==> inputs of run a <==
## lcd_driver_top
module lcd_driver_top (
    input  wire clk,
    input  wire rst_n,
    output wire lcd_resetn,
    output wire lcd_cs,
    output wire lcd_dc,
    output wire lcd_sclk,
    output wire lcd_sda
);
==> flow/config.mk <==
export PLATFORM = sky130hd
export DESIGN_NAME = lcd_driver_top
export DESIGN_NICKNAME = lcd_driver_top
export VERILOG_FILES = /design/flow/design.v
export SDC_FILE = /design/flow/constraint.sdc
export NUM_CORES = 4
export LEC_CHECK = 0
export ABC_AREA = 1
export CAP_MARGIN = 20
export CORE_ASPECT_RATIO = 0.5
export CORE_MARGIN = 2
export CORE_UTILIZATION = 72
export CTS_CLUSTER_DIAMETER = 400
export CTS_CLUSTER_SIZE = 98
export SETUP_SLACK_MARGIN = 0.66
export SLEW_MARGIN = 20
==> flow/constraint.sdc <==
create_clock -name core_clock -period 2.23 [get_ports {clk}]
set_input_delay 0.4460 -clock core_clock [delete_from_list [all_inputs] [get_ports {clk}]]
set_output_delay 0.4460 -clock core_clock [all_outputs]
set_load 0.01 [all_outputs]
run.sh (not shown) runs the stock make flow with config.mk's settings and CLKGATE_MAP_FILE=.
==> run b (differences from run a) <==
Settings changed: ABC_AREA 1 to not set, CELL_PAD_IN_SITES_DETAIL_PLACEMENT set to 0, CELL_PAD_IN_SITES_GLOBAL_PLACEMENT set to 0, CORE_ASPECT_RATIO 0.5 to not set, CORE_UTILIZATION 72 to 71, CTS_CLUSTER_DIAMETER 400 to not set, CTS_CLUSTER_SIZE 98 to 41, GPL_ROUTABILITY_DRIVEN set to 0, MIN_ROUTING_LAYER set to met1, SETUP_SLACK_MARGIN 0.66 to -0.2, SLEW_MARGIN 20 to 35.
==> flow/constraint.sdc (replaced) <==
create_clock -name core_clock -period 2.34 [get_ports {clk}]
set_input_delay 0.4680 -clock core_clock [delete_from_list [all_inputs] [get_ports {clk}]]
set_output_delay 0.4680 -clock core_clock [all_outputs]
set_load 0.01 [all_outputs]
==> comparison table <==
Status: run b finished with violations; run a stopped before the end
Stage where the flow stopped: run b -; run a global routing
Layout check failures: run b setup timing; run a -
Combined area of all synthesized cells: run b 13,960 sq um; run a 14,440 sq um
Cells in synth_stat.txt: run b 1,301; run a 1,946
Setup fix buffers added after clock tree synthesis: run b 2; run a 37
Die height: run b 144.2 um; run a 104.2 um
HPWL after detailed placement: run b 24.80 mm; run a 28.79 mm
Synthesized-area fraction occupied by xor and xnor cells: run b 2.554%; run a 2.062%
Number of unique standard cell types used by synthesis: run b 86; run a 46
Multiplexer area fraction after synthesis: run b 13.89%; run a 0%
Floorplan-stage core utilization: run b 71.97%; run a 73.89%
Cell Count Post-Placement: run b 1,626; run a 2,200
Simple-gate portion of the synthesized area: run b 14.70%; run a 33.44%
Standard-cell row count: run b 51; run a 36
Post-detailed-placement cell area: run b 15,450 sq um; run a 15,130 sq um
Fraction of the yosys area taken by sequential cells: run b 47.17%; run a 45.59%
Die ar.: run b 20,800 sq um; run a 21,280 sq um
Number of buffers created by CTS: run b 28; run a 6
Yosys stat area: run b 13,960 sq um; run a 14,440 sq um
FA/HA/MAJ Cells, Area Fraction: run b 2.420%; run a 2.339%
Synthesized instance count: run b 1,301; run a 1,946
Resized cells post-CTS: run b 30; run a 199

========
==> inputs of job 6878 <==
lcd_driver_top again, from the RTL that the note above started with.
Design lcd_driver_top, start of the top module:
module lcd_driver_top (
    input  wire clk,
    input  wire rst_n,
    output wire lcd_resetn,
    output wire lcd_cs,
    output wire lcd_dc,
    output wire lcd_sclk,
    output wire lcd_sda
);
export LEC_CHECK = 0
export ABC_AREA = 1
export CAP_MARGIN = 20
export CORE_MARGIN = 2
export CORE_UTILIZATION = 72
export CTS_CLUSTER_SIZE = 15
export PLACE_DENSITY_LB_ADDON = 0.27
export SLEW_MARGIN = 20
create_clock -name core_clock -period 2.53 [get_ports {clk}]
==> inputs of job 4361, as changes to job 6878 <==
==> flow/config.mk (replaced) <==
export PLATFORM = sky130hd
export DESIGN_NAME = lcd_driver_top
export DESIGN_NICKNAME = lcd_driver_top
export VERILOG_FILES = /design/flow/design.v
export SDC_FILE = /design/flow/constraint.sdc
export NUM_CORES = 4
export LEC_CHECK = 0
export CAP_MARGIN = 20
export CELL_PAD_IN_SITES_DETAIL_PLACEMENT = 1
export CELL_PAD_IN_SITES_GLOBAL_PLACEMENT = 1
export CORE_ASPECT_RATIO = 0.73
export CORE_MARGIN = 2
export CORE_UTILIZATION = 40
export MIN_ROUTING_LAYER = met2
export SLEW_MARGIN = 20
export TNS_END_PERCENT = 40
==> flow/constraint.sdc (replaced) <==
create_clock -name core_clock -period 10.0 [get_ports {clk}]
set_input_delay 2.0000 -clock core_clock [delete_from_list [all_inputs] [get_ports {clk}]]
set_output_delay 2.0000 -clock core_clock [all_outputs]
set_load 0.01 [all_outputs]
==> inputs of job 5005, as changes to job 6878 <==
--- a/flow/config.mk
+++ b/flow/config.mk
@@ -10,5 +10,5 @@
 export CORE_MARGIN = 2
 export CORE_UTILIZATION = 72
 export CTS_CLUSTER_SIZE = 15
-export PLACE_DENSITY_LB_ADDON = 0.27
+export PLACE_DENSITY_LB_ADDON = 0.0
 export SLEW_MARGIN = 20
==> flow/constraint.sdc (replaced) <==
create_clock -name core_clock -period 2.14 [get_ports {clk}]
set_input_delay 0.4280 -clock core_clock [delete_from_list [all_inputs] [get_ports {clk}]]
set_output_delay 0.4280 -clock core_clock [all_outputs]
set_load 0.01 [all_outputs]
==> run notes <==
Implementation summary

The run stopped with a tool error. The step where the flow halted is global routing (5_1_grt). The cell area that synthesis handed to floorplanning was 0.0144 mm^2. The most frequent cell after synthesis is sky130_fd_sc_hd__nand2_1. For reference, the top cells by area after synthesis are sky130_fd_sc_hd__dfrtp_1, sky130_fd_sc_hd__nand2_1, sky130_fd_sc_hd__nand3_1, sky130_fd_sc_hd__nor2_1, sky130_fd_sc_hd__inv_1. The synthesized area per cell is 7.42 um^2. Once detailed placement completed, the half-perimeter wirelength came to 28.5 mm. Timing analysis after detailed placement gives a worst setup slack of -0.168 ns.
That was job 5005.
==> run notes <==
Implementation results

The worst setup slack after layout is -0.00146 ns. The run finished, with violations left. The most common cell in the synthesized netlist is sky130_fd_sc_hd__nand2_1. The number of setup violations in the final report is 2.

The violated checks flagged are setup timing. For reference, the post-synthesis area per instance comes to 7.42 um^2.
That was job 6878.
==> run notes <==
Implementation results

After legalization and detailed placement, the total HPWL measured 26.9 mm. The synthesized area per cell is 10.7 um^2. The worst register-to-register path ends at data_source_inst.pixel_cnt[6]. The worst slack at placement is 6.13 ns. The run finished with no timing, DRC or antenna violations. The most frequent cell after synthesis is sky130_fd_sc_hd__dfrtp_1. The number of max-cap violations is 0.

The transition time of the tightest slew-check pin is 1.08 ns.
That was job 4361.
